==> flow/design.v <==
module chip_to_symbol 
(
input logic         i_clk,
input logic         i_rst_n,
input logic         i_stream,
input logic         i_stream_valid,
output logic [3:0]  o_symbol,
output logic        o_symbol_valid       
);
logic [4:0] r_bit_counter;
logic [31:0] r_received_chip;
logic [5:0] s_ones_counter[15:0];
logic	[31:0]	chip_values [15:0];  
initial 
begin
	chip_values[0] 		=  32'b11011001110000110101001000101110;
	chip_values[8] 		=  32'b11101101100111000011010100100010;
	chip_values[4] 		=  32'b00101110110110011100001101010010;
	chip_values[12] 	=  32'b00100010111011011001110000110101;
	chip_values[2] 		=  32'b01010010001011101101100111000011;
	chip_values[10] 	=  32'b00110101001000101110110110011100;
	chip_values[6] 		=  32'b11000011010100100010111011011001;
	chip_values[14] 	=  32'b10011100001101010010001011101101;
	chip_values[1] 		=  32'b10001100100101100000011101111011;
	chip_values[9] 		=  32'b10111000110010010110000001110111;
	chip_values[5] 		=  32'b01111011100011001001011000000111;
	chip_values[13] 	=  32'b01110111101110001100100101100000;
	chip_values[3]		=  32'b00000111011110111000110010010110;
	chip_values[11]		=  32'b01100000011101111011100011001001;
	chip_values[7] 		=  32'b10010110000001110111101110001100;
	chip_values[15] 	=  32'b11001001011000000111011110111000;
end
always_ff@(posedge i_clk , negedge i_rst_n)
begin
    if(!i_rst_n)
    begin
        r_bit_counter <= 'd0;
    end
    else if(r_bit_counter=='d31) 
    begin
        r_bit_counter <= 'd0;
    end
    else if(i_stream_valid)
    begin
        r_bit_counter <= r_bit_counter + 'd1;
    end
end
always_ff@(posedge i_clk , negedge i_rst_n)
begin
    if(!i_rst_n)
    begin
        r_received_chip <= 'd0;
		for(int i = 0 ; i<16 ; i++)
        begin
			s_ones_counter[i] <= 'd0;
		end
    end
	else if (r_bit_counter==31)
	begin
		for(int i = 0 ; i<16 ; i++)
        begin
			s_ones_counter[i] <= 'd0;
		end
	end
    else if(i_stream_valid)
    begin
        r_received_chip[r_bit_counter]<= i_stream;
        for(int i = 0 ; i<16 ; i++)
        begin
            s_ones_counter[i] <= s_ones_counter[i] + (i_stream ~^ chip_values[i][r_bit_counter]);
        end
    end    
end
	always@(*)
		begin
			if((s_ones_counter[0]>=s_ones_counter[1]) && (s_ones_counter[0]>=s_ones_counter[2]) && (s_ones_counter[0]>=s_ones_counter[3]) && (s_ones_counter[0]>=s_ones_counter[4]) && (s_ones_counter[0]>=s_ones_counter[5]) && (s_ones_counter[0]>=s_ones_counter[6]) && (s_ones_counter[0]>=s_ones_counter[7]) && (s_ones_counter[0]>=s_ones_counter[8]) && (s_ones_counter[0]>=s_ones_counter[9]) && (s_ones_counter[0]>=s_ones_counter[10]) && (s_ones_counter[0]>=s_ones_counter[11]) && (s_ones_counter[0]>=s_ones_counter[12]) && (s_ones_counter[0]>=s_ones_counter[13]) && (s_ones_counter[0]>=s_ones_counter[14]) && (s_ones_counter[0]>=s_ones_counter[15]) ) 
			begin
				o_symbol = 'd0;
			end
			else if((s_ones_counter[1]>=s_ones_counter[0]) && (s_ones_counter[1]>=s_ones_counter[2]) && (s_ones_counter[1]>=s_ones_counter[3]) && (s_ones_counter[1]>=s_ones_counter[4]) && (s_ones_counter[1]>=s_ones_counter[5]) && (s_ones_counter[1]>=s_ones_counter[6]) && (s_ones_counter[1]>=s_ones_counter[7]) && (s_ones_counter[1]>=s_ones_counter[8]) && (s_ones_counter[1]>=s_ones_counter[9]) && (s_ones_counter[1]>=s_ones_counter[10]) && (s_ones_counter[1]>=s_ones_counter[11]) && (s_ones_counter[1]>=s_ones_counter[12]) && (s_ones_counter[1]>=s_ones_counter[13]) && (s_ones_counter[1]>=s_ones_counter[14]) && (s_ones_counter[1]>=s_ones_counter[15]) ) 
			begin
				o_symbol = 'd1;
			end
			else if((s_ones_counter[2]>=s_ones_counter[0]) && (s_ones_counter[2]>=s_ones_counter[1]) && (s_ones_counter[2]>=s_ones_counter[3]) && (s_ones_counter[2]>=s_ones_counter[4]) && (s_ones_counter[2]>=s_ones_counter[5]) && (s_ones_counter[2]>=s_ones_counter[6]) && (s_ones_counter[2]>=s_ones_counter[7]) && (s_ones_counter[2]>=s_ones_counter[8]) && (s_ones_counter[2]>=s_ones_counter[9]) && (s_ones_counter[2]>=s_ones_counter[10]) && (s_ones_counter[2]>=s_ones_counter[11]) && (s_ones_counter[2]>=s_ones_counter[12]) && (s_ones_counter[2]>=s_ones_counter[13]) && (s_ones_counter[2]>=s_ones_counter[14]) && (s_ones_counter[2]>=s_ones_counter[15]) ) 
			begin
				o_symbol = 'd2;
			end
			else if((s_ones_counter[3]>=s_ones_counter[0]) && (s_ones_counter[3]>=s_ones_counter[1]) && (s_ones_counter[3]>=s_ones_counter[2]) && (s_ones_counter[3]>=s_ones_counter[4]) && (s_ones_counter[3]>=s_ones_counter[5]) && (s_ones_counter[3]>=s_ones_counter[6]) && (s_ones_counter[3]>=s_ones_counter[7]) && (s_ones_counter[3]>=s_ones_counter[8]) && (s_ones_counter[3]>=s_ones_counter[9]) && (s_ones_counter[3]>=s_ones_counter[10]) && (s_ones_counter[3]>=s_ones_counter[11]) && (s_ones_counter[3]>=s_ones_counter[12]) && (s_ones_counter[3]>=s_ones_counter[13]) && (s_ones_counter[3]>=s_ones_counter[14]) && (s_ones_counter[3]>=s_ones_counter[15]) ) 
			begin
				o_symbol = 'd3;
			end
			else if((s_ones_counter[4]>=s_ones_counter[0]) && (s_ones_counter[4]>=s_ones_counter[1]) && (s_ones_counter[4]>=s_ones_counter[2]) && (s_ones_counter[4]>=s_ones_counter[3]) && (s_ones_counter[4]>=s_ones_counter[5]) && (s_ones_counter[4]>=s_ones_counter[6]) && (s_ones_counter[4]>=s_ones_counter[7]) && (s_ones_counter[4]>=s_ones_counter[8]) && (s_ones_counter[4]>=s_ones_counter[9]) && (s_ones_counter[4]>=s_ones_counter[10]) && (s_ones_counter[4]>=s_ones_counter[11]) && (s_ones_counter[4]>=s_ones_counter[12]) && (s_ones_counter[4]>=s_ones_counter[13]) && (s_ones_counter[4]>=s_ones_counter[14]) && (s_ones_counter[4]>=s_ones_counter[15]) ) 
			begin
				o_symbol = 'd4;
			end
			else if((s_ones_counter[5]>=s_ones_counter[0]) && (s_ones_counter[5]>=s_ones_counter[1]) && (s_ones_counter[5]>=s_ones_counter[2]) && (s_ones_counter[5]>=s_ones_counter[3]) && (s_ones_counter[5]>=s_ones_counter[4]) && (s_ones_counter[5]>=s_ones_counter[6]) && (s_ones_counter[5]>=s_ones_counter[7]) && (s_ones_counter[5]>=s_ones_counter[8]) && (s_ones_counter[5]>=s_ones_counter[9]) && (s_ones_counter[5]>=s_ones_counter[10]) && (s_ones_counter[5]>=s_ones_counter[11]) && (s_ones_counter[5]>=s_ones_counter[12]) && (s_ones_counter[5]>=s_ones_counter[13]) && (s_ones_counter[5]>=s_ones_counter[14]) && (s_ones_counter[5]>=s_ones_counter[15]) ) 
			begin
				o_symbol = 'd5;
			end
			else if((s_ones_counter[6]>=s_ones_counter[0]) && (s_ones_counter[6]>=s_ones_counter[1]) && (s_ones_counter[6]>=s_ones_counter[2]) && (s_ones_counter[6]>=s_ones_counter[3]) && (s_ones_counter[6]>=s_ones_counter[4]) && (s_ones_counter[6]>=s_ones_counter[5]) && (s_ones_counter[6]>=s_ones_counter[7]) && (s_ones_counter[6]>=s_ones_counter[8]) && (s_ones_counter[6]>=s_ones_counter[9]) && (s_ones_counter[6]>=s_ones_counter[10]) && (s_ones_counter[6]>=s_ones_counter[11]) && (s_ones_counter[6]>=s_ones_counter[12]) && (s_ones_counter[6]>=s_ones_counter[13]) && (s_ones_counter[6]>=s_ones_counter[14]) && (s_ones_counter[6]>=s_ones_counter[15]) ) 
			begin
				o_symbol = 'd6;
			end
			else if((s_ones_counter[7]>=s_ones_counter[0]) && (s_ones_counter[7]>=s_ones_counter[1]) && (s_ones_counter[7]>=s_ones_counter[2]) && (s_ones_counter[7]>=s_ones_counter[3]) && (s_ones_counter[7]>=s_ones_counter[4]) && (s_ones_counter[7]>=s_ones_counter[5]) && (s_ones_counter[7]>=s_ones_counter[6]) && (s_ones_counter[7]>=s_ones_counter[8]) && (s_ones_counter[7]>=s_ones_counter[9]) && (s_ones_counter[7]>=s_ones_counter[10]) && (s_ones_counter[7]>=s_ones_counter[11]) && (s_ones_counter[7]>=s_ones_counter[12]) && (s_ones_counter[7]>=s_ones_counter[13]) && (s_ones_counter[7]>=s_ones_counter[14]) && (s_ones_counter[7]>=s_ones_counter[15]) ) 
			begin
				o_symbol = 'd7;
			end
			else if((s_ones_counter[8]>=s_ones_counter[0]) && (s_ones_counter[8]>=s_ones_counter[1]) && (s_ones_counter[8]>=s_ones_counter[2]) && (s_ones_counter[8]>=s_ones_counter[3]) && (s_ones_counter[8]>=s_ones_counter[4]) && (s_ones_counter[8]>=s_ones_counter[5]) && (s_ones_counter[8]>=s_ones_counter[6]) && (s_ones_counter[8]>=s_ones_counter[7]) && (s_ones_counter[8]>=s_ones_counter[9]) && (s_ones_counter[8]>=s_ones_counter[10]) && (s_ones_counter[8]>=s_ones_counter[11]) && (s_ones_counter[8]>=s_ones_counter[12]) && (s_ones_counter[8]>=s_ones_counter[13]) && (s_ones_counter[8]>=s_ones_counter[14]) && (s_ones_counter[8]>=s_ones_counter[15]) ) 
			begin
				o_symbol = 'd8;
			end
			else if((s_ones_counter[9]>=s_ones_counter[0]) && (s_ones_counter[9]>=s_ones_counter[1]) && (s_ones_counter[9]>=s_ones_counter[2]) && (s_ones_counter[9]>=s_ones_counter[3]) && (s_ones_counter[9]>=s_ones_counter[4]) && (s_ones_counter[9]>=s_ones_counter[5]) && (s_ones_counter[9]>=s_ones_counter[6]) && (s_ones_counter[9]>=s_ones_counter[7]) && (s_ones_counter[9]>=s_ones_counter[8]) && (s_ones_counter[9]>=s_ones_counter[10]) && (s_ones_counter[9]>=s_ones_counter[11]) && (s_ones_counter[9]>=s_ones_counter[12]) && (s_ones_counter[9]>=s_ones_counter[13]) && (s_ones_counter[9]>=s_ones_counter[14]) && (s_ones_counter[9]>=s_ones_counter[15]) ) 
			begin
				o_symbol = 'd9;
			end
			else if((s_ones_counter[10]>=s_ones_counter[0]) && (s_ones_counter[10]>=s_ones_counter[1]) && (s_ones_counter[10]>=s_ones_counter[2]) && (s_ones_counter[10]>=s_ones_counter[3]) && (s_ones_counter[10]>=s_ones_counter[4]) && (s_ones_counter[10]>=s_ones_counter[5]) && (s_ones_counter[10]>=s_ones_counter[6]) && (s_ones_counter[10]>=s_ones_counter[7]) && (s_ones_counter[10]>=s_ones_counter[8]) && (s_ones_counter[10]>=s_ones_counter[9]) && (s_ones_counter[10]>=s_ones_counter[11]) && (s_ones_counter[10]>=s_ones_counter[12]) && (s_ones_counter[10]>=s_ones_counter[13]) && (s_ones_counter[10]>=s_ones_counter[14]) && (s_ones_counter[10]>=s_ones_counter[15]) ) 
			begin
				o_symbol = 'd10;
			end
			else if((s_ones_counter[11]>=s_ones_counter[0]) && (s_ones_counter[11]>=s_ones_counter[1]) && (s_ones_counter[11]>=s_ones_counter[2]) && (s_ones_counter[11]>=s_ones_counter[3]) && (s_ones_counter[11]>=s_ones_counter[4]) && (s_ones_counter[11]>=s_ones_counter[5]) && (s_ones_counter[11]>=s_ones_counter[6]) && (s_ones_counter[11]>=s_ones_counter[7]) && (s_ones_counter[11]>=s_ones_counter[8]) && (s_ones_counter[11]>=s_ones_counter[9]) && (s_ones_counter[11]>=s_ones_counter[10]) && (s_ones_counter[11]>=s_ones_counter[12]) && (s_ones_counter[11]>=s_ones_counter[13]) && (s_ones_counter[11]>=s_ones_counter[14]) && (s_ones_counter[11]>=s_ones_counter[15]) ) 
			begin
				o_symbol = 'd11;
			end
			else if((s_ones_counter[12]>=s_ones_counter[0]) && (s_ones_counter[12]>=s_ones_counter[1]) && (s_ones_counter[12]>=s_ones_counter[2]) && (s_ones_counter[12]>=s_ones_counter[3]) && (s_ones_counter[12]>=s_ones_counter[4]) && (s_ones_counter[12]>=s_ones_counter[5]) && (s_ones_counter[12]>=s_ones_counter[6]) && (s_ones_counter[12]>=s_ones_counter[7]) && (s_ones_counter[12]>=s_ones_counter[8]) && (s_ones_counter[12]>=s_ones_counter[9]) && (s_ones_counter[12]>=s_ones_counter[10]) && (s_ones_counter[12]>=s_ones_counter[11]) && (s_ones_counter[12]>=s_ones_counter[13]) && (s_ones_counter[12]>=s_ones_counter[14]) && (s_ones_counter[12]>=s_ones_counter[15]) ) 
			begin
				o_symbol = 'd12;
			end
			else if((s_ones_counter[13]>=s_ones_counter[0]) && (s_ones_counter[13]>=s_ones_counter[1]) && (s_ones_counter[13]>=s_ones_counter[2]) && (s_ones_counter[13]>=s_ones_counter[3]) && (s_ones_counter[13]>=s_ones_counter[4]) && (s_ones_counter[13]>=s_ones_counter[5]) && (s_ones_counter[13]>=s_ones_counter[6]) && (s_ones_counter[13]>=s_ones_counter[7]) && (s_ones_counter[13]>=s_ones_counter[8]) && (s_ones_counter[13]>=s_ones_counter[9]) && (s_ones_counter[13]>=s_ones_counter[10]) && (s_ones_counter[13]>=s_ones_counter[11]) && (s_ones_counter[13]>=s_ones_counter[12]) && (s_ones_counter[13]>=s_ones_counter[15]) && (s_ones_counter[13]>=s_ones_counter[14]) ) 
			begin
				o_symbol = 'd13;
			end
			else if((s_ones_counter[14]>=s_ones_counter[0]) && (s_ones_counter[14]>=s_ones_counter[1]) && (s_ones_counter[14]>=s_ones_counter[2]) && (s_ones_counter[14]>=s_ones_counter[3]) && (s_ones_counter[14]>=s_ones_counter[4]) && (s_ones_counter[14]>=s_ones_counter[5]) && (s_ones_counter[14]>=s_ones_counter[6]) && (s_ones_counter[14]>=s_ones_counter[7]) && (s_ones_counter[14]>=s_ones_counter[8]) && (s_ones_counter[14]>=s_ones_counter[9]) && (s_ones_counter[14]>=s_ones_counter[10]) && (s_ones_counter[14]>=s_ones_counter[11]) && (s_ones_counter[14]>=s_ones_counter[12]) && (s_ones_counter[14]>=s_ones_counter[13]) && (s_ones_counter[14]>=s_ones_counter[15]) ) 
			begin
				o_symbol = 'd14;
			end
			else
				begin
				o_symbol = 'd15;
				end
			end
assign o_symbol_valid = (r_bit_counter==31);  
endmodule
==> flow/run.sh <==
#!/bin/bash
# the make line also repeats each setting of config.mk as NAME=value (left out here)
make -C /OpenROAD-flow-scripts/flow DESIGN_CONFIG=/design/flow/config.mk WORK_HOME=/design/flow/orfs CLKGATE_MAP_FILE= finish
==> flow/config.mk <==
export PLATFORM = sky130hd
export DESIGN_NAME = chip_to_symbol
export DESIGN_NICKNAME = chip_to_symbol
export VERILOG_FILES = /design/flow/design.v
export SDC_FILE = /design/flow/constraint.sdc
export NUM_CORES = 4
export LEC_CHECK = 0
export CAP_MARGIN = 20
export CORE_MARGIN = 2
export CORE_UTILIZATION = 61
export CTS_CLUSTER_DIAMETER = 348
export HOLD_SLACK_MARGIN = 0.07
export MAX_ROUTING_LAYER = met4
export SLEW_MARGIN = 20
export TNS_END_PERCENT = 70
==> flow/constraint.sdc <==
create_clock -name core_clock -period 10.0 [get_ports {i_clk}]
set_input_delay 2.0000 -clock core_clock [delete_from_list [all_inputs] [get_ports {i_clk}]]
set_output_delay 2.0000 -clock core_clock [all_outputs]
set_load 0.01 [all_outputs]
==> reports/results.env, run 1 <==
RUN_STATUS='timing/DRC/antenna clean'
SYNTH.CELLS.MOST_FREQUENT='ha_1, a21oi_1, nor2_1'
CTS_MADE_BUFFERS=9
SYNTH.LOGIC.TOP_FAMILY='adder cells'
POSTSYNTH.ASYNCRESETSHARE_PCT=100
SETUP_VIOLATIONS=0
IO_BUFFERS=8
CRIT_PATH_END_KIND='output port'
FIN_AREA_SQ_UM=25100
CTS_ROOT_BUFFER='clkbuf_16'
GRT_SETUP_UNREPAIRED='no'
FINALCLOCKPERIODUSAGE_PCT=73.2
SYNTHCELLS=2887
AREA_CONTRIBUTORS_POST_SYNTH='ha_1, dfrtp_1, a21oi_1'
FINCLKSKEW_NS=0.0169
FLOP_AREA_SQ_UM=2530
NUMBER_OF_GATES_ON_THE_WORST_PATH_WITH_BUFFERS_COUNTED=12
CTS_HOLD_BUFFERS=0
CHIP_AREA_SQ_UM=40700
DRC_ERRORS=0
ACHIEVABLE-FREQUENCY_MHz=137
CLOCKBUFFERDEPTH=2
AREA_FRACTION_IN_FULL_ADDERS_HALF_ADDERS_AND_MAJORITY_GATES_PCT=40.0
SYNTH_STAT.CELLS=2887
PLACE_HPWL_UM=68200
POST-SYNTH-TOP-AREA-FRACTION_PCT=40.0
POST_SYNTH_NUM_CELL_TYPES=72
WL_UM=93700
FIRST_PASS_ITERS=8
YS_DOMINANT_REG_CELL='dfrtp_1'
XOR_AREA_SHARE_PCT=2.79
CAP_VIOL_MAX_COUNT=0
CRIT_PATH_START_KIND='flop'
SLEW_VIOL_FINAL=0
CTS_MAX_LEVEL=3
AREA_LEADER_NETLIST='ha_1'
GRT_REMAINING_OVERFLOW=0
DESIGN.CORE.AREA_SQ_UM=38600
ENABLE_FLOP_CELLS=0
TOTALNEGATIVESETUPSLACK_NS=0
GRT_FIRST_PASS_WIRELENGTH_UM=140000
DRT_FIRST_ITER_VIOLATIONS=2109
DP_AREA_SQ_UM=24700
CLOCK.LATENCY.LATE_PIN_NS=0.42
WORSTPATHARRIVAL_NS=5.32
WORSTPATHMAXFANOUT=14
NUMBER_OF_STORAGE_ELEMENTS_IN_THE_SYNTHESIS_NETLIST=101
N_FILL_CELL=3305
LOGIC_AREA_SQ_UM=20500
YOSYS_WARNINGS=2
GRT_MAX_DEGREE=73
PATH_DELAY_FAMILY='simple AND/OR/NAND/NOR gates'
WORST-SLEW-PIN-TRANSITION_NS=1.27
SYNTH_SEQ_SHARE_PCT=10.6
ROW_COUNT=72
WORST-R2R-CELL-COUNT=15
SYNTH_COMPOUND_GATE_AREA_SHARE_PCT=22.5
PATH_BUFFERS=2
TRITONCTS_CLOCK_TREE='done'
REG2REG_FROM='r_bit_counter[1]$_DFFE_PN0P_'
WARNING_COUNT=33
WORST_PATH_LARGEST_CELL_DELAY_NS=0.95
VIAS_IN_THE_FIRST_GLOBAL_ROUTE=23684
CP_CELL_SEQUENCE='inv_1 -> ha_1 -> and3_1 -> nand3_1 -> o21ai_0 -> and4_1 -> o2111ai_1 -> nor4b_1 -> nand2b_1 -> a31o_2 -> nand2_1 -> clkdlybuf4s50_1'
FP_NETS=3652
CRITICAL_PATH.ENDPOINT='o_symbol[0]'
MIN_DELAY_STARTPOINT='s_ones_counter[14][0]$_DFFE_PN0P_'
TRACK_USAGE_PCT=47.0
FINAL_NET_COUNT=3675
HOLD_EP='s_ones_counter[14][0]$_DFFE_PN0P_'
FLOW.AREA_GROWTH_FROM_SYNTHESIS_PCT=5.15
R2R-END='s_ones_counter[7][4]$_DFFE_PN0P_'
ANTENNA_LEFT=0
VIA_PER_INSTANCE_RATIO=7.12
FINAL-HOLD-VIOLATION-COUNT=0
CLOCK_SINKS=101
FLOORPLAN.CORE_UTIL_PCT=61.7
TIMING.HOLD.WORST.CLASS='reg -> reg'
POST_SYNTH_AND_OR_NAND_NOR_AREA_FRACTION_PCT=19.3
REG2REG_SETUP_SLACK_NS=6.05
FINALCRITICALPERIOD_NS=7.32
NETLIST_AREA_SQ_UM=23800
DIE_W_UM=202
TOP_LEVEL_PORTS=9
CPMAXSTAGEDELAYCELL='o21ai_0'
SYNTH.MOST_COMMON_CELL='ha_1'
SYN-MEAN-INSTANCE-AREA_SQ_UM=8.26
YS_SH_MUX_PCT=1.56
DIE_H_UM=202
TIMING.HOLD.WORST_PATH_DEPTH=2
POST-CTS-SETUP-BUFFER-COUNT=0
SLEW_HEADROOM_PCT=15.5
CLK_PIN_SLEW_NS=0.10
DETAILROUTE.VIA_COUNT=24474
ANTENNA_FOUND_INITIAL=2
WL_PER_CELL_UM=27.2
WORST_SETUP_PATH_STARTPOINT='s_ones_counter[1][4]$_DFFE_PN0P_'
PLACE_CONGESTION=1.02
POSTCTSRESIZEDCELLS=0
CRITPATHREQUIREDTIME_NS=8.00
SUMMED_STANDARD_CELL_AREA_REPORTED_BY_YOSYS_SQ_UM=23800
CLASSIFICATION_OF_THE_WORST_SETUP_PATH='reg -> out'
-- per-layer routing --
| layer | vias up | GRT usage [%] | routed length, um |
|---|---|---|---|
| met1 | 11497 | 54.2 | 35300 |
| met5 | - | - | 0 |
| met4 | 0 | 36.1 | 8460 |
| li1 | 11062 | - | - |
| met3 | 504 | 12.0 | 10900 |
| met2 | 1411 | 69.7 | 39100 |
-- final cells by class --
| type | count | area share [%] |
|---|---|---|
| diodes | 5 | 0.0499 |
| clock buffers | 9 | 0.899 |
| clock inverters | 7 | 0.394 |
| inverters | 179 | 2.68 |
| multi-input cells | 2574 | 81.9 |
| flip-flops and latches | 101 | 10.1 |
| well taps | 518 | 2.59 |
| repair buffers | 45 | 1.41 |
-- per-stage QoR --
step	hold WS [ns]	setup slack, ns	cells	util, %
3_5_place_dp	0.555	3.57	3417	64.0
6_report	0.571	2.68	3438	64.8
2_1_floorplan	0.510	5.20	2887	-
3_3_place_gp	0.529	3.52	3417	64.0
4_1_cts	0.571	3.09	3433	64.8
5_1_grt	0.599	2.84	3435	64.8
==> run 2, diff against run 1 <==
Settings changed: ABC_AREA set to 1, CORE_ASPECT_RATIO set to 1.03, CORE_MARGIN 2 to 7, CORE_UTILIZATION 61 to 40, CTS_CLUSTER_DIAMETER 348 to unset, CTS_CLUSTER_SIZE set to 49, GPL_ROUTABILITY_DRIVEN set to 0, GPL_TIMING_DRIVEN set to 1, HOLD_SLACK_MARGIN 0.07 to 0.12, MAX_ROUTING_LAYER met4 to unset, MIN_ROUTING_LAYER set to met2, SLEW_MARGIN 20 to 15, TNS_END_PERCENT 70 to 60.
==> reports/results.env, run 2 <==
RUN_STATUS='timing/DRC/antenna clean'
TIMING.HOLD.WORST.CLASS='reg -> reg'
SYNTH.MOST_COMMON_CELL='ha_1'
CRIT_PATH_START_KIND='flop'
FINALCRITICALPERIOD_NS=7.69
SYNTH.LOGIC.TOP_FAMILY='adder cells'
SYNTH_STAT.CELLS=3131
R2R-END='s_ones_counter[6][4]$_DFFE_PN0P_'
CRITICAL_PATH.ENDPOINT='o_symbol[1]'
AREA_CONTRIBUTORS_POST_SYNTH='ha_1, dfrtp_1, nand2_1'
DRC_ERRORS=0
PLACE_HPWL_UM=64000
MIN_DELAY_STARTPOINT='s_ones_counter[15][2]$_DFFE_PN0P_'
WORSTPATHMAXFANOUT=14
NETLIST_AREA_SQ_UM=22600
SYNTHCELLS=3131
GRT_MAX_DEGREE=53
CLOCKBUFFERDEPTH=2
WL_UM=94600
VIAS_IN_THE_FIRST_GLOBAL_ROUTE=32064
XOR_AREA_SHARE_PCT=0.619
POSTSYNTH.ASYNCRESETSHARE_PCT=100
FINCLKSKEW_NS=0.00887
ENABLE_FLOP_CELLS=0
CHIP_AREA_SQ_UM=63400
REG2REG_SETUP_SLACK_NS=6.02
WORST-SLEW-PIN-TRANSITION_NS=1.30
TRITONCTS_CLOCK_TREE='done'
CRIT_PATH_END_KIND='output port'
POSTCTSRESIZEDCELLS=0
WORST-R2R-CELL-COUNT=17
FLOW.AREA_GROWTH_FROM_SYNTHESIS_PCT=7.11
VIA_PER_INSTANCE_RATIO=8.23
CRITPATHREQUIREDTIME_NS=8.00
NUMBER_OF_GATES_ON_THE_WORST_PATH_WITH_BUFFERS_COUNTED=14
GRT_SETUP_UNREPAIRED='no'
TRACK_USAGE_PCT=44.0
WORST_SETUP_PATH_STARTPOINT='s_ones_counter[3][1]$_DFFE_PN0P_'
CP_CELL_SEQUENCE='inv_1 -> ha_1 -> inv_1 -> nor2_1 -> o21ai_0 -> o211ai_1 -> o21ai_0 -> nor3_1 -> nand3_1 -> nand2_1 -> a21oi_1 -> o21bai_1 -> a21oi_1 -> clkdlybuf4s50_1'
PATH_DELAY_FAMILY='AND-OR/OR-AND gates'
IO_BUFFERS=8
CTS_HOLD_BUFFERS=0
WL_PER_CELL_UM=24.2
WORST_PATH_LARGEST_CELL_DELAY_NS=0.95
REG2REG_FROM='r_bit_counter[1]$_DFFE_PN0P_'
POST_SYNTH_AND_OR_NAND_NOR_AREA_FRACTION_PCT=23.3
CLK_PIN_SLEW_NS=0.09
AREA_LEADER_NETLIST='ha_1'
UTILIZATION_PCT=43.3
SYNTH_SEQ_SHARE_PCT=11.2
DIE_H_UM=255
YOSYS_WARNINGS=2
GRT_FIRST_PASS_WIRELENGTH_UM=137000
ANTENNA_LEFT=0
DRT_FIRST_ITER_VIOLATIONS=7761
NUMBER_OF_STORAGE_ELEMENTS_IN_THE_SYNTHESIS_NETLIST=101
FIRST_PASS_ITERS=28
WORSTPATHARRIVAL_NS=5.69
DESIGN.CORE.AREA_SQ_UM=55900
CLOCK_SINKS=101
FINAL-HOLD-VIOLATION-COUNT=0
POST-SYNTH-TOP-AREA-FRACTION_PCT=42.1
CPMAXSTAGEDELAYCELL='inv_1'
PATH_BUFFERS=3
YS_SH_MUX_PCT=0.0885
ANTENNA_FOUND_INITIAL=0
WARNING_COUNT=31
CTS_MAX_LEVEL=3
N_FILL_CELL=5848
GRT_REMAINING_OVERFLOW=0
SLEW_HEADROOM_PCT=13.3
SUMMED_STANDARD_CELL_AREA_REPORTED_BY_YOSYS_SQ_UM=22600
DIE_W_UM=248
SYNTH_COMPOUND_GATE_AREA_SHARE_PCT=16.1
ACHIEVABLE-FREQUENCY_MHz=130
CLOCK.LATENCY.LATE_PIN_NS=0.43
SLEW_VIOL_FINAL=0
DETAILROUTE.VIA_COUNT=32142
ROW_COUNT=88
FINALCLOCKPERIODUSAGE_PCT=76.9
CTS_ROOT_BUFFER='clkbuf_16'
CAP_VIOL_MAX_COUNT=0
FP_NETS=3896
AREA_FRACTION_IN_FULL_ADDERS_HALF_ADDERS_AND_MAJORITY_GATES_PCT=42.1
FINAL_NET_COUNT=3942
FLOORPLAN.CORE_UTIL_PCT=40.4
CLASSIFICATION_OF_THE_WORST_SETUP_PATH='reg -> out'
YS_DOMINANT_REG_CELL='dfrtp_1'
SYN-MEAN-INSTANCE-AREA_SQ_UM=7.23
CTS_MADE_BUFFERS=9
SYNTH.CELLS.MOST_FREQUENT='ha_1, nand2_1, inv_1'
TIMING.HOLD.WORST_PATH_DEPTH=1
POST-CTS-SETUP-BUFFER-COUNT=0
TOP_LEVEL_PORTS=9
TOTALNEGATIVESETUPSLACK_NS=0
POST_SYNTH_NUM_CELL_TYPES=50
SETUP_VIOLATIONS=0
HOLD_EP='s_ones_counter[15][2]$_DFFE_PN0P_'
==> run 2: final cells by class <==
| cell class | instances | area (sq um) | area share (%) |
|---|---|---|---|
| Multi-Input combinational cell | 2631 | 18600 | 76.8 |
| Sequential cell | 101 | 2530 | 10.4 |
| Inverter | 375 | 1410 | 5.81 |
| Tap cell | 720 | 901 | 3.72 |
| Timing Repair Buffer | 59 | 500 | 2.07 |
| Clock buffer | 10 | 239 | 0.986 |
| Clock inverter | 6 | 46.3 | 0.191 |
| Antenna cell | 4 | 10.0 | 0.0413 |
==> run 2: layer usage <==
layer	vias up	GRT usage (%)	part of all wire [%]
li1	11036	-	-
met1	11176	-	0
met2	8377	47.5	40
met3	1506	59.2	41
met4	47	16.4	18
met5	-	30.3	1.3
==> run 2: through the flow <==
stage               cells  hold slack (ns)  instance area, sq um  setup WS [ns]
floorplan            3131            0.433                 22600           5.62
global placement     3884            0.448                 23900           3.80
detailed placement   3884            0.455                 23900           3.78
CTS                  3900            0.467                 24200           3.29
global route         3902            0.498                 24200           2.53
finish               3906            0.466                 24200           2.31
==> run 3, diff against run 2 <==
Settings changed: ABC_AREA 1 to unset, CORE_ASPECT_RATIO 1.03 to unset, CORE_MARGIN 7 to 2, CTS_CLUSTER_SIZE 49 to unset, GPL_ROUTABILITY_DRIVEN 0 to unset, GPL_TIMING_DRIVEN 1 to unset, HOLD_SLACK_MARGIN 0.12 to unset, MIN_ROUTING_LAYER met2 to unset, SLEW_MARGIN 15 to 20, TNS_END_PERCENT 60 to unset.
Clock period 10.0 ns to 10.9 ns, I/O delays scaled along.
==> reports/results.env, run 3 <==
WORST_SETUP_PATH_STARTPOINT='s_ones_counter[4][2]$_DFFE_PN0P_'
TOTALNEGATIVESETUPSLACK_NS=0
IO_BUFFERS=8
CTS_MAX_LEVEL=3
POST-CTS-SETUP-BUFFER-COUNT=0
WARNING_COUNT=31
TRITONCTS_CLOCK_TREE='done'
CPMAXSTAGEDELAYCELL='clkinv_1'
SYNTH.CELLS.MOST_FREQUENT='ha_1, a21oi_1, nor2_1'
FINCLKSKEW_NS=0.0219
CTS_ROOT_BUFFER='clkbuf_16'
DRT_FIRST_ITER_VIOLATIONS=2157
WORST-R2R-CELL-COUNT=12
CRITPATHREQUIREDTIME_NS=8.72
POST-SYNTH-TOP-AREA-FRACTION_PCT=40.0
TIMING.HOLD.WORST.CLASS='reg -> reg'
CRIT_PATH_START_KIND='flop'
TRACK_USAGE_PCT=31.8
SYNTH.LOGIC.TOP_FAMILY='adder cells'
TIMING.HOLD.WORST_PATH_DEPTH=2
WORST-SLEW-PIN-TRANSITION_NS=1.19
DETAILROUTE.VIA_COUNT=24045
DRC_ERRORS=0
MIN_DELAY_STARTPOINT='s_ones_counter[15][4]$_DFFE_PN0P_'
DP_AREA_SQ_UM=25200
AREA_FRACTION_IN_FULL_ADDERS_HALF_ADDERS_AND_MAJORITY_GATES_PCT=40.0
YS_SH_MUX_PCT=1.56
WORST_PATH_LARGEST_CELL_DELAY_NS=0.99
CLASSIFICATION_OF_THE_WORST_SETUP_PATH='reg -> out'
SUMMED_STANDARD_CELL_AREA_REPORTED_BY_YOSYS_SQ_UM=23800
PLACE_CONGESTION=0.998
CLK_PIN_SLEW_NS=0.08
DESIGN.CORE.AREA_SQ_UM=58900
WORSTPATHMAXFANOUT=11
SYNTH_STAT.CELLS=2887
REG2REG_SETUP_SLACK_NS=6.97
AREA_CONTRIBUTORS_POST_SYNTH='ha_1, dfrtp_1, a21oi_1'
SYNTH_COMPOUND_GATE_AREA_SHARE_PCT=22.5
SYN-MEAN-INSTANCE-AREA_SQ_UM=8.26
FP_NETS=3652
FINAL-HOLD-VIOLATION-COUNT=0
FLOW.AREA_GROWTH_FROM_SYNTHESIS_PCT=7.01
CRIT_TOP_CELL='o2111ai_1'
POST_SYNTH_AND_OR_NAND_NOR_AREA_FRACTION_PCT=19.3
CLOCKBUFFERDEPTH=2
CTS_HOLD_BUFFERS=0
PATH_DELAY_FAMILY='buffers and inverters'
CRIT_PATH_END_KIND='output port'
VIA_PER_INSTANCE_RATIO=6.48
PLACE_WS_NS=4.23
WL_UM=98700
DIE_H_UM=248
POSTSYNTH.ASYNCRESETSHARE_PCT=100
SLEW_VIOL_FINAL=0
XOR_AREA_SHARE_PCT=2.79
CLOCK_SINKS=101
CP_CELL_SEQUENCE='clkinv_1 -> ha_1 -> nand4_1 -> o21ai_0 -> o2111ai_1 -> nor4bb_1 -> a311oi_1 -> o211ai_1 -> o2111ai_1 -> nand2_1 -> clkdlybuf4s50_1'
FIN_AREA_SQ_UM=25500
YOSYS_WARNINGS=2
FLOORPLAN.CORE_UTIL_PCT=40.5
NUMBER_OF_GATES_ON_THE_WORST_PATH_WITH_BUFFERS_COUNTED=11
CAP_VIOL_MAX_COUNT=0
NUMBER_OF_STORAGE_ELEMENTS_IN_THE_SYNTHESIS_NETLIST=101
YS_DOMINANT_REG_CELL='dfrtp_1'
NETLIST_AREA_SQ_UM=23800
CHIP_AREA_SQ_UM=61600
WORSTPATHARRIVAL_NS=5.53
GRT_MAX_DEGREE=57
SYNTH_SEQ_SHARE_PCT=10.6
AREA_LEADER_NETLIST='ha_1'
ANTENNA_LEFT=0
ANTENNA_FOUND_INITIAL=5
SETUP_VIOLATIONS=0
HOLD_EP='s_ones_counter[15][4]$_DFFE_PN0P_'
CLOCK.LATENCY.LATE_PIN_NS=0.43
SYNTH.MOST_COMMON_CELL='ha_1'
R2R-END='s_ones_counter[4][5]$_DFFE_PN0P_'
CRITICAL_PATH.ENDPOINT='o_symbol[0]'
FINALCRITICALPERIOD_NS=7.71
REG2REG_FROM='r_bit_counter[1]$_DFFE_PN0P_'
RUN_STATUS='timing/DRC/antenna clean'
ROW_COUNT=89
FINAL_NET_COUNT=3696
FIRST_PASS_ITERS=5
PATH_BUFFERS=2
GRT_FIRST_PASS_WIRELENGTH_UM=145000
WL_PER_CELL_UM=26.6
UTILIZATION_PCT=43.3
DIE_W_UM=248
ENABLE_FLOP_CELLS=0
GRT_SETUP_UNREPAIRED='no'
FINALCLOCKPERIODUSAGE_PCT=70.7
POSTCTSRESIZEDCELLS=0
WORST_SLACK_NS=3.19
SYNTHCELLS=2887
PLACE_HPWL_UM=74400
SLEW_HEADROOM_PCT=20.6
VIAS_IN_THE_FIRST_GLOBAL_ROUTE=23020
CTS_MADE_BUFFERS=9
POST_SYNTH_NUM_CELL_TYPES=72
GRT_REMAINING_OVERFLOW=0
ACHIEVABLE-FREQUENCY_MHz=130
TOP_LEVEL_PORTS=9
## run 3: metrics by stage
stage / cells / hold WS, ns
3_5_place_dp: 3693 / 0.543
3_3_place_gp: 3693 / 0.533
5_1_grt: 3708 / 0.579
6_report: 3710 / 0.556
4_1_cts: 3708 / 0.561
2_1_floorplan: 2887 / 0.510
## run 3: routing by layer
| layer | GRT usage, % | share of wire (%) | vias to the layer above | routed length, um |
|---|---|---|---|---|
| li1 | - | - | 11109 | - |
| met1 | 40.9 | 42 | 11606 | 41400 |
| met2 | 50.5 | 44 | 1037 | 43200 |
| met3 | 5.59 | 8.1 | 285 | 7990 |
| met4 | 17.5 | 6.2 | 8 | 6100 |
| met5 | 0 | 0.058 | - | 57 |
## run 3: layout make-up
cell class / instances / area [sq um]
clock inverters: 6 / 73.8
repair buffers: 66 / 510
diodes: 2 / 5.00
flip-flops and latches: 101 / 2530
well taps: 773 / 967
clock buffers: 9 / 225
fillers: 5784 / 33400
multi-input cells: 2574 / 20500
inverters: 179 / 672
==> run 4, diff against run 3 <==
Settings changed: ABC_AREA set to 1, CORE_UTILIZATION 40 to 72, CTS_CLUSTER_DIAMETER set to 310, CTS_CLUSTER_SIZE set to 76, HOLD_SLACK_MARGIN set to 0.28, PLACE_DENSITY_LB_ADDON set to 0.01, SETUP_SLACK_MARGIN set to 0.64.
Clock period 10.9 ns to 5.15 ns, I/O delays scaled along.
==> reports/results.env, run 4 <==
RUN_STATUS='finished with violations'
LAYOUT.FAILED_CHECKS='negative setup slack'
SYNTHCELLS=3131
N_FILL_CELL=1713
DRC_ERRORS=0
CRIT_TOP_CELL='buf_4'
GRT_MAX_DEGREE=80
POST_SYNTH_NUM_CELL_TYPES=50
CAP_VIOL_MAX_COUNT=0
SYNTH.LOGIC.TOP_FAMILY='adder cells'
FLOW.AREA_GROWTH_FROM_SYNTHESIS_PCT=16.9
PLACE_HPWL_UM=67700
POST_SYNTH_AND_OR_NAND_NOR_AREA_FRACTION_PCT=23.3
DIE_W_UM=181
GRT_SETUP_UNREPAIRED='yes'
ROW_COUNT=64
FINAL-HOLD-VIOLATION-COUNT=0
CTS_HOLD_BUFFERS=0
WORST_SETUP_PATH_STARTPOINT='s_ones_counter[0][1]$_DFFE_PN0P_'
PLACED_CELL_COUNT=3633
XOR_AREA_SHARE_PCT=0.619
VIAS_IN_THE_FIRST_GLOBAL_ROUTE=26160
PLACE_CONGESTION=1.04
CPMAXSTAGEDELAYCELL='ha_1'
FINALCRITICALPERIOD_NS=5.40
PATH_DELAY_FAMILY='AND-OR/OR-AND gates'
AREA_LEADER_NETLIST='ha_1'
FLOORPLAN.CORE_UTIL_PCT=73.6
DIE_H_UM=181
AREA_FRACTION_IN_FULL_ADDERS_HALF_ADDERS_AND_MAJORITY_GATES_PCT=42.1
POSTSYNTH.ASYNCRESETSHARE_PCT=100
YS_DOMINANT_REG_CELL='dfrtp_1'
CLOCK_SINKS=101
FINCLKSKEW_NS=0.00867
SETUP_VIOLATIONS=4
SUMMED_STANDARD_CELL_AREA_REPORTED_BY_YOSYS_SQ_UM=22600
NETLIST_AREA_SQ_UM=22600
CLOCKBUFFERDEPTH=2
IO_BUFFERS=8
CTS_ROOT_BUFFER='clkbuf_16'
FINALCLOCKPERIODUSAGE_PCT=105
DESIGN.CORE.AREA_SQ_UM=30700
YOSYS_WARNINGS=2
CLK_PIN_SLEW_NS=0.08
VIA_PER_INSTANCE_RATIO=7.49
FINALHOLDWORSTSLACK_NS=0.524
ACHIEVABLE-FREQUENCY_MHz=185
TRITONCTS_CLOCK_TREE='done'
SYNTH_SEQ_SHARE_PCT=11.2
R2R-END='s_ones_counter[3][4]$_DFFE_PN0P_'
TRACK_USAGE_PCT=58.4
ANTENNA_LEFT=0
WORSTPATHMAXFANOUT=7
PATH_BUFFERS=6
CP_CELL_SEQUENCE='clkinvlp_4 -> buf_12 -> buf_4 -> ha_1 -> inv_1 -> nor2_1 -> o21ai_0 -> o211a_1 -> a31oi_4 -> a2111oi_2 -> and2_1 -> nand3b_1 -> buf_4 -> nand3_1 -> nor3_1 -> clkbuf_2'
CLOCK.LATENCY.LATE_PIN_NS=0.40
CHIP_AREA_SQ_UM=32900
SLEW_HEADROOM_PCT=29.3
SYN-MEAN-INSTANCE-AREA_SQ_UM=7.23
WORST_PATH_LARGEST_CELL_DELAY_NS=0.58
WORST-SLEW-PIN-TRANSITION_NS=1.06
ANTENNA_FOUND_INITIAL=11
CRITPATHREQUIREDTIME_NS=4.12
SLEW_VIOL_FINAL=0
SYNTH.MOST_COMMON_CELL='ha_1'
TIMING.HOLD.WORST.CLASS='reg -> reg'
CRIT_PATH_END_KIND='output port'
SYNTH_COMPOUND_GATE_AREA_SHARE_PCT=16.1
CLASSIFICATION_OF_THE_WORST_SETUP_PATH='reg -> out'
DETAILROUTE.VIA_COUNT=28449
REG2REG_SETUP_SLACK_NS=1.29
GRT_FIRST_PASS_WIRELENGTH_UM=145000
SYNTH_STAT.CELLS=3131
WORSTPATHARRIVAL_NS=4.37
MIN_DELAY_STARTPOINT='s_ones_counter[15][2]$_DFFE_PN0P_'
TOP_LEVEL_PORTS=9
STDCELL_COUNT=3796
WARNING_COUNT=33
NUMBER_OF_GATES_ON_THE_WORST_PATH_WITH_BUFFERS_COUNTED=16
FP_NETS=3896
WORST-R2R-CELL-COUNT=13
REG2REG_FROM='r_bit_counter[3]$_DFFE_PN0P_'
SYNTH.CELLS.MOST_FREQUENT='ha_1, nand2_1, inv_1'
AREA_CONTRIBUTORS_POST_SYNTH='ha_1, dfrtp_1, nand2_1'
CRIT_PATH_START_KIND='flop'
WL_UM=107000
YS_SH_MUX_PCT=0.0885
DRT_FIRST_ITER_VIOLATIONS=5204
ENABLE_FLOP_CELLS=0
CTS_MAX_LEVEL=3
CTS_MADE_BUFFERS=9
WORST_SLACK_NS=-0.252
HOLD_EP='s_ones_counter[15][2]$_DFFE_PN0P_'
GRT_REMAINING_OVERFLOW=0
NUMBER_OF_STORAGE_ELEMENTS_IN_THE_SYNTHESIS_NETLIST=101
WL_PER_CELL_UM=28.2
FIRST_PASS_ITERS=20
TIMING.HOLD.WORST_PATH_DEPTH=1
POST-SYNTH-TOP-AREA-FRACTION_PCT=42.1
FINAL_NET_COUNT=4148
CRITICAL_PATH.ENDPOINT='o_symbol[3]'
==> run 4: timing repair <==
item                                    4_1_cts  5_1_grt
pin swaps                                     6       40
gates resized                               109      143
endpoints found under the setup margin        4        4
buffers inserted                             72       63
endpoints found under the hold margin         0        0
==> run 4: final cells by class <==
cell class / instances / area (sq um) / area share, %
Inverter: 375 / 1530 / 5.80
Antenna cell: 13 / 32.5 / 0.123
Multi-Input combinational cell: 2631 / 19200 / 72.4
Clock inverter: 3 / 46.3 / 0.175
Tap cell: 396 / 495 / 1.87
Clock buffer: 12 / 246 / 0.932
Sequential cell: 101 / 2600 / 9.84
Timing Repair Buffer: 265 / 2340 / 8.85
==> run 4: stage by stage <==
stage	worst slack [ns]	util [%]	instance area [sq um]	TNS [ns]
6_report	-0.252	86.0	26500	-0.755
5_1_grt	-0.266	86.0	26400	-1.01
4_1_cts	0.594	82.4	25400	0
3_5_place_dp	0.383	78.3	24100	0
3_3_place_gp	0.426	78.3	24100	0
2_1_floorplan	1.74	-	22600	0
==> run 4: per-layer routing <==
layer	up-vias	GRT usage [%]	wire (um)
li1	11574	-	-
met1	12528	65.0	33600
met2	2914	82.8	39700
met3	1421	26.6	19500
met4	12	53.7	14100
met5	-	0	279
==> run 5, diff against run 4 <==
Settings changed: ABC_AREA 1 to 0, CELL_PAD_IN_SITES_DETAIL_PLACEMENT set to 0, CELL_PAD_IN_SITES_GLOBAL_PLACEMENT set to 0, CTS_CLUSTER_DIAMETER 310 to 378, CTS_CLUSTER_SIZE 76 to unset, GPL_TIMING_DRIVEN set to 1, HOLD_SLACK_MARGIN 0.28 to unset, PLACE_DENSITY set to 0.5, PLACE_DENSITY_LB_ADDON 0.01 to unset, SETUP_SLACK_MARGIN 0.64 to unset, SLEW_MARGIN 20 to 35.
Clock period 5.15 ns to 3.72 ns, I/O delays scaled along.
==> reports/results.env, run 5 <==
RUN_STATUS='did not finish'
FAILED_STAGE='5_1_grt'
ERROR='[ERROR GRT-0116] Global routing finished with congestion. Check the congestion regions in the DRC Viewer.'
SYN-MEAN-INSTANCE-AREA_SQ_UM=8.26
CLOCK_SINKS=101
CHIP_AREA_SQ_UM=34600
AREA_CONTRIBUTORS_POST_SYNTH='ha_1, dfrtp_1, a21oi_1'
CTS_MAX_LEVEL=3
PLACE_HPWL_UM=82600
ROW_COUNT=66
XOR_AREA_SHARE_PCT=2.79
SYNTH_STAT.CELLS=2887
IO_BUFFERS=8
YS_DOMINANT_REG_CELL='dfrtp_1'
NETLIST_AREA_SQ_UM=23800
CTS_MADE_BUFFERS=9
ENABLE_FLOP_CELLS=0
TOP_LEVEL_PORTS=9
AREA_LEADER_NETLIST='ha_1'
YS_SH_MUX_PCT=1.56
POST-SYNTH-TOP-AREA-FRACTION_PCT=40.0
NUMBER_OF_STORAGE_ELEMENTS_IN_THE_SYNTHESIS_NETLIST=101
YOSYS_WARNINGS=2
PLACE_WS_NS=-0.712
SYNTHCELLS=2887
DIE_H_UM=186
GRT_REMAINING_OVERFLOW=898
CTS_ROOT_BUFFER='clkbuf_16'
SUMMED_STANDARD_CELL_AREA_REPORTED_BY_YOSYS_SQ_UM=23800
POST_SYNTH_NUM_CELL_TYPES=72
DIE_W_UM=186
POST_SYNTH_AND_OR_NAND_NOR_AREA_FRACTION_PCT=19.3
CLOCKBUFFERDEPTH=2
CTS_HOLD_BUFFERS=0
SYNTH_COMPOUND_GATE_AREA_SHARE_PCT=22.5
POSTSYNTH.ASYNCRESETSHARE_PCT=100
SYNTH.LOGIC.TOP_FAMILY='adder cells'
TRACK_USAGE_PCT=88.8
FLOORPLAN.CORE_UTIL_PCT=73.3
FP_NETS=3652
SYNTH_SEQ_SHARE_PCT=10.6
SYNTH.MOST_COMMON_CELL='ha_1'
PLACE_CONGESTION=1.14
DESIGN.CORE.AREA_SQ_UM=32500
SYNTH.CELLS.MOST_FREQUENT='ha_1, a21oi_1, nor2_1'
AREA_FRACTION_IN_FULL_ADDERS_HALF_ADDERS_AND_MAJORITY_GATES_PCT=40.0
==> run 5: timing repair <==
action	CTS
pin swaps	55
setup buffers	28
resized	157
setup endpoints to repair	4
==> run 5: per-stage QoR <==
stage / instance area (sq um) / util [%] / TNS (ns) / std cells
2_1_floorplan: 23800 / - / 0 / 2887
3_3_place_gp: 29500 / 90.6 / -2.04 / 3906
3_5_place_dp: 29500 / 90.6 / -2.72 / 3906
4_1_cts: 30700 / 94.4 / -1.93 / 3949
==> run 5: metal layers <==
| metal | GRT overflow | track usage (%) |
|---|---|---|
| met5 | 4 | 52.3 |
| met4 | 219 | 91.7 |
| met3 | 29 | 75.8 |
| met2 | 605 | 105 |
| met1 | 41 | 85.3 |
==> run 6, diff against run 5 <==
Settings changed: ABC_AREA 0 to 1, CAP_MARGIN 20 to 0, CTS_CLUSTER_DIAMETER 378 to unset, CTS_CLUSTER_SIZE set to 73, HOLD_SLACK_MARGIN set to -0.08, PLACE_DENSITY 0.5 to 0.63.
Clock period 3.72 ns to 4.16 ns, I/O delays scaled along.
==> reports/results.env, run 6 <==
WORST-SLEW-PIN-TRANSITION_NS=1.41
AREA_LEADER_NETLIST='ha_1'
POST-SYNTH-TOP-AREA-FRACTION_PCT=42.1
TRITONCTS_CLOCK_TREE='done'
ACHIEVABLE-FREQUENCY_MHz=212
WORSTPATHMAXFANOUT=13
REG2REG_FROM='r_bit_counter[3]$_DFFE_PN0P_'
UTILIZATION_PCT=89.6
ANTENNA_FOUND_INITIAL=9
YS_SH_MUX_PCT=0.0885
CLOCK_SINKS=101
SYNTH.LOGIC.TOP_FAMILY='adder cells'
AREA_CONTRIBUTORS_POST_SYNTH='ha_1, dfrtp_1, nand2_1'
YOSYS_WARNINGS=2
WL_PER_CELL_UM=27.6
WARNING_COUNT=35
CLASSIFICATION_OF_THE_WORST_SETUP_PATH='reg -> out'
SYNTH_SEQ_SHARE_PCT=11.2
GRT_SETUP_UNREPAIRED='yes'
SLEW_HEADROOM_PCT=5.06
SYN-MEAN-INSTANCE-AREA_SQ_UM=7.23
FINALCRITICALPERIOD_NS=4.72
DETAILROUTE.VIA_COUNT=28499
FLOP_AREA_SQ_UM=2540
GRT_REMAINING_OVERFLOW=0
GRT_MAX_DEGREE=57
IO_BUFFERS=8
CTS_MAX_LEVEL=3
CLOCK.LATENCY.LATE_PIN_NS=0.42
NUMBER_OF_GATES_ON_THE_WORST_PATH_WITH_BUFFERS_COUNTED=23
NETLIST_AREA_SQ_UM=22600
WORST_SLACK_NS=-0.561
DESIGN.CORE.AREA_SQ_UM=30700
FINAL-HOLD-VIOLATION-COUNT=0
RUN_STATUS='finished with violations'
SYNTH.CELLS.MOST_FREQUENT='ha_1, nand2_1, inv_1'
ANTENNA_LEFT=0
TRACK_USAGE_PCT=56.6
SYNTH.MOST_COMMON_CELL='ha_1'
CRIT_PATH_START_KIND='flop'
POST_SYNTH_AND_OR_NAND_NOR_AREA_FRACTION_PCT=23.3
TIMING.HOLD.WORST.CLASS='in -> async'
SYNTHCELLS=3131
FLOORPLAN.CORE_UTIL_PCT=73.6
SLEW_VIOL_FINAL=0
WL_UM=106000
CTS_ROOT_BUFFER='clkbuf_16'
PLACED_CELL_COUNT=3761
CAP_VIOL_MAX_COUNT=0
CLK_PIN_SLEW_NS=0.09
WORST-R2R-CELL-COUNT=13
FINALCLOCKPERIODUSAGE_PCT=113
PATH_DELAY_FAMILY='simple AND/OR/NAND/NOR gates'
WORST_SETUP_PATH_STARTPOINT='s_ones_counter[13][5]$_DFFE_PN0P_'
CRIT_TOP_CELL='nand2_2'
AREA_FRACTION_IN_FULL_ADDERS_HALF_ADDERS_AND_MAJORITY_GATES_PCT=42.1
R2R-END='s_ones_counter[11][4]$_DFFE_PN0P_'
VIAS_IN_THE_FIRST_GLOBAL_ROUTE=25834
CTS_MADE_BUFFERS=9
LOGIC_AREA_SQ_UM=19600
FINCLKSKEW_NS=0.0151
POSTSYNTH.ASYNCRESETSHARE_PCT=100
CP_CELL_SEQUENCE='buf_12 -> ha_1 -> nand2_1 -> nor2_2 -> nand3_1 -> nand3_1 -> nand3_1 -> nor2_1 -> nand4_1 -> nand2_1 -> nand2_1 -> nand2_2 -> nand2_2 -> nand2_2 -> nand2_2 -> nand2_1 -> nand2_1 -> nand2_1 -> nand2_2 -> nand2_2 -> nand2_2 -> a21oi_2 -> buf_2'
FP_NETS=3896
NUMBER_OF_STORAGE_ELEMENTS_IN_THE_SYNTHESIS_NETLIST=101
PATH_BUFFERS=2
SYNTH_STAT.CELLS=3131
REG2REG_SETUP_SLACK_NS=0.25
YS_DOMINANT_REG_CELL='dfrtp_1'
LAYOUT.FAILED_CHECKS='negative setup slack'
ROW_COUNT=64
TOTALNEGATIVESETUPSLACK_NS=-1.74
SYNTH_COMPOUND_GATE_AREA_SHARE_PCT=16.1
DIE_H_UM=181
PLACE_CONGESTION=1.08
TOP_LEVEL_PORTS=9
N_FILL_CELL=1484
CRIT_PATH_END_KIND='output port'
PLACE_WS_NS=-0.278
FLOW.AREA_GROWTH_FROM_SYNTHESIS_PCT=21.8
PLACE_HPWL_UM=69900
DP_AREA_SQ_UM=25600
GRT_FIRST_PASS_WIRELENGTH_UM=142000
FIRST_PASS_ITERS=20
CPMAXSTAGEDELAYCELL='dfrtp_1'
FIN_AREA_SQ_UM=27500
POST_SYNTH_NUM_CELL_TYPES=50
DRC_ERRORS=0
SUMMED_STANDARD_CELL_AREA_REPORTED_BY_YOSYS_SQ_UM=22600
ENABLE_FLOP_CELLS=0
VIA_PER_INSTANCE_RATIO=7.42
XOR_AREA_SHARE_PCT=0.619
DIE_W_UM=181
FINALHOLDWORSTSLACK_NS=0.464
FINAL_NET_COUNT=4200
CLOCKBUFFERDEPTH=2
STDCELL_COUNT=3839
CRITPATHREQUIREDTIME_NS=3.33
SETUP_VIOLATIONS=4
WORSTPATHARRIVAL_NS=3.89
WORST_PATH_LARGEST_CELL_DELAY_NS=0.44
CRITICAL_PATH.ENDPOINT='o_symbol[0]'
DRT_FIRST_ITER_VIOLATIONS=5088
CHIP_AREA_SQ_UM=32900
==> run 6: timing repair <==
item | 4_1_cts | 5_1_grt
setup buffers | 15 | 41
setup endpoints to repair | 4 | 4
gates cloned | 1 | 2
pin swaps | 35 | 81
hold buffers | 0 | 0
gates resized | 80 | 210
==> run 6: metal layers <==
layer	GRT usage [%]	share of wire (%)
met5	0	0.33
met4	51.3	13
met3	23.8	18
met2	81.8	37
met1	63.2	31
==> run 6: layout make-up <==
class / count / share of cell area, %
inverter: 375 / 5.26
sequential: 101 / 9.21
multi-input combinational: 2631 / 71.1
clock inverter: 3 / 0.245
timing repair buffer: 316 / 11.4
antenna: 4 / 0.0363
tap: 396 / 1.80
clock buffer: 12 / 0.968
timing repair inverter: 1 / 0.0273
==> run 7, diff against run 6 <==
Settings changed: CAP_MARGIN 0 to 20, CELL_PAD_IN_SITES_DETAIL_PLACEMENT 0 to unset, CELL_PAD_IN_SITES_GLOBAL_PLACEMENT 0 to unset, CTS_CLUSTER_DIAMETER set to 400, CTS_CLUSTER_SIZE 73 to 98, GPL_TIMING_DRIVEN 1 to unset, HOLD_SLACK_MARGIN -0.08 to unset, PLACE_DENSITY 0.63 to unset, SLEW_MARGIN 35 to 20.
Clock period 4.16 ns to 7.77 ns, I/O delays scaled along.
==> reports/results.env, run 7 <==
AREA_CONTRIBUTORS_POST_SYNTH='ha_1, dfrtp_1, nand2_1'
FLOW.AREA_GROWTH_FROM_SYNTHESIS_PCT=4.24
WORSTPATHARRIVAL_NS=5.39
CRIT_TOP_CELL='nand2_1'
DRC_ERRORS=0
CPMAXSTAGEDELAYCELL='nor4_1'
FINALCLOCKPERIODUSAGE_PCT=89.4
DIE_H_UM=181
WORSTPATHMAXFANOUT=13
GRT_SETUP_UNREPAIRED='no'
CLOCK.LATENCY.LATE_PIN_NS=0.43
SYNTH.LOGIC.TOP_FAMILY='adder cells'
CTS_MADE_BUFFERS=9
CHIP_AREA_SQ_UM=32900
WORST-R2R-CELL-COUNT=13
POST-SYNTH-TOP-AREA-FRACTION_PCT=42.1
GRT_FIRST_PASS_WIRELENGTH_UM=132000
R2R-END='s_ones_counter[8][4]$_DFFE_PN0P_'
CRIT_PATH_START_KIND='flop'
DRT_FIRST_ITER_VIOLATIONS=2877
FIRST_PASS_ITERS=12
XOR_AREA_SHARE_PCT=0.619
CLOCKBUFFERDEPTH=2
PLACE_HPWL_UM=62300
CRITPATHREQUIREDTIME_NS=6.22
REG2REG_FROM='r_bit_counter[3]$_DFFE_PN0P_'
DETAILROUTE.VIA_COUNT=24795
REG2REG_SETUP_SLACK_NS=4.00
WL_PER_CELL_UM=24.7
GRT_REMAINING_OVERFLOW=0
CTS_HOLD_BUFFERS=0
WORST_SETUP_PATH_STARTPOINT='s_ones_counter[8][3]$_DFFE_PN0P_'
GRT_MAX_DEGREE=80
CTS_ROOT_BUFFER='clkbuf_16'
SYNTH_COMPOUND_GATE_AREA_SHARE_PCT=16.1
CLOCK_SINKS=101
POSTCTSRESIZEDCELLS=0
TOTALNEGATIVESETUPSLACK_NS=0
TIMING.HOLD.WORST.CLASS='reg -> reg'
AREA_LEADER_NETLIST='ha_1'
WORST_PATH_LARGEST_CELL_DELAY_NS=1.02
IO_BUFFERS=8
ANTENNA_LEFT=0
YS_DOMINANT_REG_CELL='dfrtp_1'
FINALHOLDWORSTSLACK_NS=0.479
SUMMED_STANDARD_CELL_AREA_REPORTED_BY_YOSYS_SQ_UM=22600
CTS_MAX_LEVEL=3
DIE_W_UM=181
POSTSYNTH.ASYNCRESETSHARE_PCT=100
TOP_LEVEL_PORTS=9
N_FILL_CELL=2362
DESIGN.CORE.AREA_SQ_UM=30700
NETLIST_AREA_SQ_UM=22600
PLACED_CELL_COUNT=3528
SLEW_HEADROOM_PCT=15.4
SETUP_VIOLATIONS=0
YOSYS_WARNINGS=2
PLACE_CONGESTION=1.06
CLK_PIN_SLEW_NS=0.10
TIMING.HOLD.WORST_PATH_DEPTH=1
NUMBER_OF_GATES_ON_THE_WORST_PATH_WITH_BUFFERS_COUNTED=19
PATH_BUFFERS=2
FINCLKSKEW_NS=0.0150
FINALCRITICALPERIOD_NS=6.94
SYNTH.CELLS.MOST_FREQUENT='ha_1, nand2_1, inv_1'
SLEW_VIOL_FINAL=0
POST_SYNTH_AND_OR_NAND_NOR_AREA_FRACTION_PCT=23.3
POST-CTS-SETUP-BUFFER-COUNT=0
CLASSIFICATION_OF_THE_WORST_SETUP_PATH='reg -> out'
HOLD_EP='s_ones_counter[15][5]$_DFFE_PN0P_'
FINAL-HOLD-VIOLATION-COUNT=0
NUMBER_OF_STORAGE_ELEMENTS_IN_THE_SYNTHESIS_NETLIST=101
SYNTHCELLS=3131
TRITONCTS_CLOCK_TREE='done'
MIN_DELAY_STARTPOINT='s_ones_counter[15][5]$_DFFE_PN0P_'
WL_UM=87800
FINAL_NET_COUNT=3909
SYNTH_SEQ_SHARE_PCT=11.2
YS_SH_MUX_PCT=0.0885
SYNTH_STAT.CELLS=3131
UTILIZATION_PCT=76.7
WORST-SLEW-PIN-TRANSITION_NS=1.26
FP_NETS=3896
ACHIEVABLE-FREQUENCY_MHz=144
CP_CELL_SEQUENCE='inv_1 -> ha_1 -> a21oi_1 -> nor2_1 -> nor3b_2 -> nand2_1 -> nand2_1 -> nand4_1 -> nor4_1 -> nand3_1 -> nand2_1 -> nand2_1 -> nand2_1 -> nand2_1 -> nand2_1 -> nand2_1 -> nand2_1 -> a21oi_2 -> clkdlybuf4s50_1'
SYN-MEAN-INSTANCE-AREA_SQ_UM=7.23
RUN_STATUS='timing/DRC/antenna clean'
STDCELL_COUNT=3551
ENABLE_FLOP_CELLS=0
ROW_COUNT=64
WARNING_COUNT=33
TRACK_USAGE_PCT=53.0
CAP_VIOL_MAX_COUNT=0
FLOORPLAN.CORE_UTIL_PCT=73.6
CRIT_PATH_END_KIND='output port'
ANTENNA_FOUND_INITIAL=6
VIAS_IN_THE_FIRST_GLOBAL_ROUTE=23546
SYNTH.MOST_COMMON_CELL='ha_1'
CRITICAL_PATH.ENDPOINT='o_symbol[0]'
POST_SYNTH_NUM_CELL_TYPES=50
AREA_FRACTION_IN_FULL_ADDERS_HALF_ADDERS_AND_MAJORITY_GATES_PCT=42.1
PATH_DELAY_FAMILY='simple AND/OR/NAND/NOR gates'
VIA_PER_INSTANCE_RATIO=6.98
==> run 7: metrics by stage <==
stage               worst slack, ns  cell area, sq um
CTS                            1.41             23600
global route                   1.00             23600
detailed placement             1.90             23200
floorplan                      3.84             22600
global placement               1.93             23200
finish                        0.826             23600
==> run 7: cell type report <==
type	count	area (sq um)	area share, %
Antenna cell	6	15.0	0.0637
Sequential cell	101	2530	10.7
Tap cell	396	495	2.10
Inverter	375	1410	5.97
Multi-Input combinational cell	2631	18600	78.9
Timing Repair Buffer	26	220	0.934
Clock inverter	7	91.3	0.387
Clock buffer	9	225	0.955
==> run 7: per-layer routing <==
layer | GRT usage [%] | vias up | share of wire (%)
met5 | 0 | - | 0.052
met4 | 41.9 | 6 | 9.6
met3 | 20.1 | 652 | 15
met2 | 77.3 | 1831 | 40
met1 | 62.2 | 11232 | 35
li1 | - | 11074 | -
